==> v31 <==
==> flow/design.v <==
module convolver #(
    parameter N = 16,   
    parameter Q = 12,   
    parameter n = 416,  
    parameter k = 3,    
    parameter s = 1,    
    parameter NUM_MAC = 8  
)(
    input wire clk,
    input wire rst,
    input wire en,
    input wire [N-1:0] activation_in,
    input wire [(k*k*N)-1:0] weight, 
    input wire [N-1:0] batch_gamma,  
    input wire [N-1:0] batch_beta,   
    output wire [N-1:0] conv_out
);
    reg [N-1:0] line_buffer [(k-1)*n-1:0];
    wire [N-1:0] window_buffer [0:k*k-1];
    integer i;
    always @(posedge clk) begin
        if (rst) begin
            for (i = 0; i < (k-1)*n; i = i + 1) begin
                line_buffer[i] <= 0;
            end
        end else if (en) begin
            for (i = (k-1)*n-1; i > 0; i = i - 1) begin
                line_buffer[i] <= line_buffer[i-1];
            end
            line_buffer[0] <= activation_in;  
        end
    end
    genvar x, y;
    generate
        for (y = 0; y < k; y = y + 1) begin : window_row
            for (x = 0; x < k; x = x + 1) begin : window_col
                if (y == k-1) begin
                    assign window_buffer[y*k + x] = line_buffer[x];  
                end else begin
                    assign window_buffer[y*k + x] = line_buffer[y*n + x];
                end
            end
        end
    endgenerate
    reg [N-1:0] conv_temp;
    always @(*) begin
        conv_temp = 0;
        for (i = 0; i < k*k; i = i + 1) begin
            conv_temp = conv_temp + (($signed(window_buffer[i]) * $signed(weight[i*N +: N])) >>> Q);
        end
    end
    wire [N-1:0] bn_out;
    assign bn_out = (conv_temp * batch_gamma) + batch_beta;
    assign conv_out = (bn_out[N-1]) ? (bn_out >>> 3) : bn_out;  
endmodule
==> flow/run.sh <==
#!/bin/bash
# the make line also repeats each setting of config.mk as NAME=value (left out here)
make -C /OpenROAD-flow-scripts/flow DESIGN_CONFIG=/design/flow/config.mk WORK_HOME=/design/flow/orfs CLKGATE_MAP_FILE= finish
==> flow/config.mk <==
export PLATFORM = sky130hd
export DESIGN_NAME = convolver
export DESIGN_NICKNAME = convolver
export VERILOG_FILES = /design/flow/design.v
export SDC_FILE = /design/flow/constraint.sdc
export NUM_CORES = 4
export LEC_CHECK = 0
export ABC_AREA = 1
export CAP_MARGIN = 15
export CORE_MARGIN = 2
export CORE_UTILIZATION = 72
export CTS_CLUSTER_DIAMETER = 318
export CTS_CLUSTER_SIZE = 13
export GPL_ROUTABILITY_DRIVEN = 1
export MIN_ROUTING_LAYER = met1
export PLACE_DENSITY_LB_ADDON = 0.2
export SETUP_SLACK_MARGIN = 2.03
export SLEW_MARGIN = 20
export TNS_END_PERCENT = 5
==> flow/constraint.sdc <==
create_clock -name core_clock -period 14.5 [get_ports {clk}]
set_input_delay 2.9000 -clock core_clock [delete_from_list [all_inputs] [get_ports {clk}]]
set_output_delay 2.9000 -clock core_clock [all_outputs]
set_load 0.01 [all_outputs]
==> v33: changes against v31 <==
==> flow/config.mk (replaced) <==
export PLATFORM = sky130hd
export DESIGN_NAME = convolver
export DESIGN_NICKNAME = convolver
export VERILOG_FILES = /design/flow/design.v
export SDC_FILE = /design/flow/constraint.sdc
export NUM_CORES = 4
export LEC_CHECK = 0
export CAP_MARGIN = 20
export CELL_PAD_IN_SITES_DETAIL_PLACEMENT = 1
export CORE_MARGIN = 2
export CORE_UTILIZATION = 20
export GPL_TIMING_DRIVEN = 0
export MAX_ROUTING_LAYER = met5
export MIN_ROUTING_LAYER = met1
export SETUP_SLACK_MARGIN = 3.73
export SLEW_MARGIN = 20
==> flow/constraint.sdc (replaced) <==
create_clock -name core_clock -period 32.9 [get_ports {clk}]
set_input_delay 6.5800 -clock core_clock [delete_from_list [all_inputs] [get_ports {clk}]]
set_output_delay 6.5800 -clock core_clock [all_outputs]
set_load 0.01 [all_outputs]
==> comparison table <==
| metric | v31 | v33 |
|---|---|---|
| Vias after detailed routing | 207000 | 173400 |
| Initial cell density of the core | 72.27% | 20.06% |
| Clock buf count | 595 | 926 |
| Outcome | finished with violations | timing/DRC/antenna clean |
| Violated checks | negative setup slack | - |
| Origin of the worst min-delay path | line_buffer[348][11] | line_buffer[154][5] |
| FF-to-FF End | line_buffer[2][6] | line_buffer[0][0] |
| Adder Share, Synth | 8.288% | 8.177% |
| Placed cell count | 38090 | 44310 |
| Launch point of the worst reg-to-reg path | line_buffer[1][6] | line_buffer[0][0] |
| Count of placed standard cells in the final layout, fillers left out | 38770 | 45460 |
| Antenna cell count | 15 | 37 |
| Detail Route met3 WL | 18.63 mm | 17.13 mm |
| Slowest cell on the critical path | sky130_fd_sc_hd__fa_2 | sky130_fd_sc_hd__clkdlybuf4s50_1 |
| Post-Synth Simple-Gate Area | 21.64% | 11.83% |
| Number of nets in the synthesized netlist | 36050 | 27610 |
| Final worst path period share | 126.1% | 86.63% |
| Die Span Y | 612.2 µm | 1.166 mm |
| Multiplexer fraction of the synthesized cell area | 0% | 24.90% |
| Total wire length | 517.0 mm | 596.5 mm |
| Worst setup skew after layout | 0.08654 ns | 0.08718 ns |

==> inputs of run B <==
RTL: the design.v shown in full above, as it stands there.
make LEC_CHECK=0 CAP_MARGIN=20 CORE_MARGIN=2 CORE_UTILIZATION=72 PLACE_DENSITY=0.6 SLEW_MARGIN=20 finish   # period 15.1 ns
run.sh (not shown) runs the stock make flow with config.mk's settings and CLKGATE_MAP_FILE=.
==> inputs of run X, as changes to run B <==
ABC_AREA = 1   (was not set)
CTS_CLUSTER_SIZE = 14   (was not set)
PLACE_DENSITY = 0.74   (was 0.6)
SETUP_SLACK_MARGIN = 1.84   (was not set)
==> flow/constraint.sdc (replaced) <==
create_clock -name core_clock -period 15.2 [get_ports {clk}]
set_input_delay 3.0400 -clock core_clock [delete_from_list [all_inputs] [get_ports {clk}]]
set_output_delay 3.0400 -clock core_clock [all_outputs]
set_load 0.01 [all_outputs]
==> inputs of run D, as changes to run B <==
CORE_UTILIZATION = 69   (was 72)
CTS_CLUSTER_SIZE = 35   (was not set)
PLACE_DENSITY = not set   (was 0.6)
==> flow/constraint.sdc (replaced) <==
create_clock -name core_clock -period 11.1 [get_ports {clk}]
set_input_delay 2.2200 -clock core_clock [delete_from_list [all_inputs] [get_ports {clk}]]
set_output_delay 2.2200 -clock core_clock [all_outputs]
set_load 0.01 [all_outputs]
==> impl_metrics.json <==
{
  "clk_share_pct": 7.04,
  "grt_max_degree": 272,
  "timing.final.ws_setup_ns": -5.86,
  "setup_violations": 15,
  "grt_use_met1_pct": 29.8,
  "die_area_um2": 396000,
  "status": "finished with violations",
  "so_faults": "negative setup slack",
  "warnings": 225
}
The numbers above come from run D.

==> impl_metrics.json <==
{
  "status": "finished with violations",
  "so_faults": "negative setup slack",
  "grt_pass1_wl_um": 902000,
  "place.gp.congestion": 0.921,
  "setup_violations": 15,
  "grt_use_met1_pct": 37.5,
  "timing.final.ws_setup_ns": -2.92,
  "clk_share_pct": 7.01,
  "grt.busiest_layer": "met2"
}
The numbers above come from run X.

==> impl_metrics.json <==
{
  "crit_type": "input pin to output pin",
  "grt_use_met1_pct": 30.7,
  "timing.final.ws_setup_ns": -3.49,
  "fp_nets": 27600,
  "warnings": 141,
  "so_faults": "negative setup slack",
  "setup_violations": 15,
  "status": "finished with violations",
  "die_area_um2": 380000,
  "grt_max_degree": 250
}
The numbers above come from run B.


==> branch zinc <==
RTL: the design.v shown in full above, as it stands there.
==> flow/config.mk <==
export PLATFORM = sky130hd
export DESIGN_NAME = convolver
export DESIGN_NICKNAME = convolver
export VERILOG_FILES = /design/flow/design.v
export SDC_FILE = /design/flow/constraint.sdc
export NUM_CORES = 4
export LEC_CHECK = 0
export CAP_MARGIN = 20
export CORE_MARGIN = 2
export CORE_UTILIZATION = 69
export CTS_CLUSTER_SIZE = 35
export HOLD_SLACK_MARGIN = -0.08
export SETUP_SLACK_MARGIN = 1.82
export SLEW_MARGIN = 20
==> flow/constraint.sdc <==
create_clock -name core_clock -period 11.1 [get_ports {clk}]
set_input_delay 2.2200 -clock core_clock [delete_from_list [all_inputs] [get_ports {clk}]]
set_output_delay 2.2200 -clock core_clock [all_outputs]
set_load 0.01 [all_outputs]
==> inputs of branch garnet, as changes to branch zinc <==
==> flow/config.mk (replaced) <==
export PLATFORM = sky130hd
export DESIGN_NAME = convolver
export DESIGN_NICKNAME = convolver
export VERILOG_FILES = /design/flow/design.v
export SDC_FILE = /design/flow/constraint.sdc
export NUM_CORES = 4
export LEC_CHECK = 0
export ABC_AREA = 1
export CAP_MARGIN = 20
export CELL_PAD_IN_SITES_DETAIL_PLACEMENT = 1
export CORE_ASPECT_RATIO = 1.29
export CORE_MARGIN = 8
export CORE_UTILIZATION = 45
export CTS_CLUSTER_DIAMETER = 32
export GPL_ROUTABILITY_DRIVEN = 0
export GPL_TIMING_DRIVEN = 0
export MAX_ROUTING_LAYER = met5
export PLACE_DENSITY_LB_ADDON = 0.21
export SLEW_MARGIN = 35
export TNS_END_PERCENT = 35
==> flow/constraint.sdc (replaced) <==
create_clock -name core_clock -period 18.2 [get_ports {clk}]
set_input_delay 3.6400 -clock core_clock [delete_from_list [all_inputs] [get_ports {clk}]]
set_output_delay 3.6400 -clock core_clock [all_outputs]
set_load 0.01 [all_outputs]
==> results <==
Branch garnet finished but failed the layout checks on negative setup slack. Branch zinc ran to the end with violations: negative setup slack. Between branch garnet and branch zinc, the lower core utilization is in branch garnet (gap 24 points). Critical path depth: branch garnet is higher than branch zinc (1). Against branch zinc, the synthesized cell count of branch garnet is higher by 32%.

==> inputs of violet <==
Starts from the design.v that is shown in full above.
Settings: LEC_CHECK=0, CAP_MARGIN=15, CORE_MARGIN=5, CORE_UTILIZATION=68, GPL_ROUTABILITY_DRIVEN=1, MIN_ROUTING_LAYER=met1, PLACE_DENSITY_LB_ADDON=0.2, SLEW_MARGIN=20, TNS_END_PERCENT=55; clock period 18.0 ns.
==> cedar (differences from violet) <==
==> flow/config.mk (replaced) <==
export PLATFORM = sky130hd
export DESIGN_NAME = convolver
export DESIGN_NICKNAME = convolver
export VERILOG_FILES = /design/flow/design.v
export SDC_FILE = /design/flow/constraint.sdc
export NUM_CORES = 4
export LEC_CHECK = 0
export CAP_MARGIN = 20
export CORE_MARGIN = 2
export CORE_UTILIZATION = 45
export PLACE_DENSITY = 0.6
export SETUP_SLACK_MARGIN = 5.0
export SLEW_MARGIN = 20
==> flow/constraint.sdc (replaced) <==
create_clock -name core_clock -period 26.0 [get_ports {clk}]
set_input_delay 5.2000 -clock core_clock [delete_from_list [all_inputs] [get_ports {clk}]]
set_output_delay 5.2000 -clock core_clock [all_outputs]
set_load 0.01 [all_outputs]
==> lagoon (differences from violet) <==
==> flow/config.mk (replaced) <==
export PLATFORM = sky130hd
export DESIGN_NAME = convolver
export DESIGN_NICKNAME = convolver
export VERILOG_FILES = /design/flow/design.v
export SDC_FILE = /design/flow/constraint.sdc
export NUM_CORES = 4
export LEC_CHECK = 0
export CAP_MARGIN = 20
export CORE_MARGIN = 2
export CORE_UTILIZATION = 72
export CTS_CLUSTER_SIZE = 10
export PLACE_DENSITY = 0.37
export SLEW_MARGIN = 20
==> flow/constraint.sdc (replaced) <==
create_clock -name core_clock -period 11.5 [get_ports {clk}]
set_input_delay 2.3000 -clock core_clock [delete_from_list [all_inputs] [get_ports {clk}]]
set_output_delay 2.3000 -clock core_clock [all_outputs]
set_load 0.01 [all_outputs]
==> impl_table.tex <==
% Implementation results table
\begin{tabular}{lr}
\hline
Metric & Value \\
\hline
\multicolumn{2}{l}{\textbf{Outcome}} \\
\quad Status & failed layout checks \\
\quad Causes of the layout check failure & negative setup slack \\
\multicolumn{2}{l}{\textbf{GRT}} \\
\quad Largest net degree at the start of global routing & 260 \\
\multicolumn{2}{l}{\textbf{Final timing}} \\
\quad Worst Setup Slack, final & -5.873 ns \\
\quad Final setup vio count & 15 \\
\multicolumn{2}{l}{\textbf{Die}} \\
\quad Initial cell density of the core & 0.7243 \\
\multicolumn{2}{l}{\textbf{Cells and area}} \\
\quad NumNets Final & around 28000 \\
\quad Layout fillers & roughly 24000 \\
\multicolumn{2}{l}{\textbf{Placement}} \\
\quad Weighted congestion reported at the end of routability-driven placement & 0.8902 \\
\multicolumn{2}{l}{\textbf{Detailed routing}} \\
\quad WL met3 & 14220 microns \\
\hline
\end{tabular}
That was lagoon.
==> impl_table.tex <==
% Implementation results table
\begin{tabular}{lr}
\hline
Metric & Value \\
\hline
\multicolumn{2}{l}{\textbf{Cells and area}} \\
\quad NumNets Final & 27370 \\
\quad Final core occ & 0.7586 \\
\quad Multi-input combinational area share & 0.4201 \\
\quad Layout fillers & around 27000 \\
\multicolumn{2}{l}{\textbf{Final timing}} \\
\quad Worst Setup Slack, final & -1.870 ns \\
\quad Final setup vio count & 15 \\
\multicolumn{2}{l}{\textbf{Placement}} \\
\quad Weighted congestion reported at the end of routability-driven placement & 0.8723 \\
\multicolumn{2}{l}{\textbf{Die}} \\
\quad Initial cell density of the core & 0.6823 \\
\multicolumn{2}{l}{\textbf{Clocking}} \\
\quad Post-CTS Setup Inserts & 55 \\
\quad Clock Root Buffer & clkbuf\_16 \\
\multicolumn{2}{l}{\textbf{Yosys}} \\
\quad Synthesized flop and latch total & 6704 \\
\multicolumn{2}{l}{\textbf{Outcome}} \\
\quad Causes of the layout check failure & negative setup slack \\
\quad Status & failed layout checks \\
\multicolumn{2}{l}{\textbf{Critical path}} \\
\quad Max stage delay cell, worst path & fa\_2 \\
\multicolumn{2}{l}{\textbf{Detailed routing}} \\
\quad WL met3 & 14600 microns \\
\hline
\end{tabular}
That was violet.
==> impl_table.tex <==
% Implementation results table
\begin{tabular}{lr}
\hline
Metric & Value \\
\hline
\multicolumn{2}{l}{\textbf{GRT}} \\
\quad Largest net degree at the start of global routing & 249 \\
\quad Fraction of met1 tracks used by global routing & 0.1933 \\
\multicolumn{2}{l}{\textbf{Outcome}} \\
\quad Status & complete, no violations \\
\multicolumn{2}{l}{\textbf{Cells and area}} \\
\quad Multi-input combinational area share & 0.4162 \\
\quad NumNets Final & 27070 \\
\quad Final instance area & 302600 sq um \\
\quad Layout fillers & 54250 \\
\quad Logic area & 125900 sq um \\
\multicolumn{2}{l}{\textbf{Critical path}} \\
\quad Kind of cell with the highest combined delay on the critical path & adder cells \\
\multicolumn{2}{l}{\textbf{Detailed routing}} \\
\quad Top Metal Used & met5 \\
\quad Initial detailed-routing violation count & approximately 7200 \\
\quad WL met3 & 18370 microns \\
\multicolumn{2}{l}{\textbf{Clocking}} \\
\quad Clock transition time at the flip-flop clock pins of the worst setup and hold paths & 0.06 ns \\
\quad Clock Root Buffer & clkbuf\_16 \\
\multicolumn{2}{l}{\textbf{Placement}} \\
\quad Worst Setup Slack post-DPL & 1.353 ns \\
\multicolumn{2}{l}{\textbf{Die}} \\
\quad Initial cell density of the core & 0.4515 \\
\hline
\end{tabular}
That was cedar.
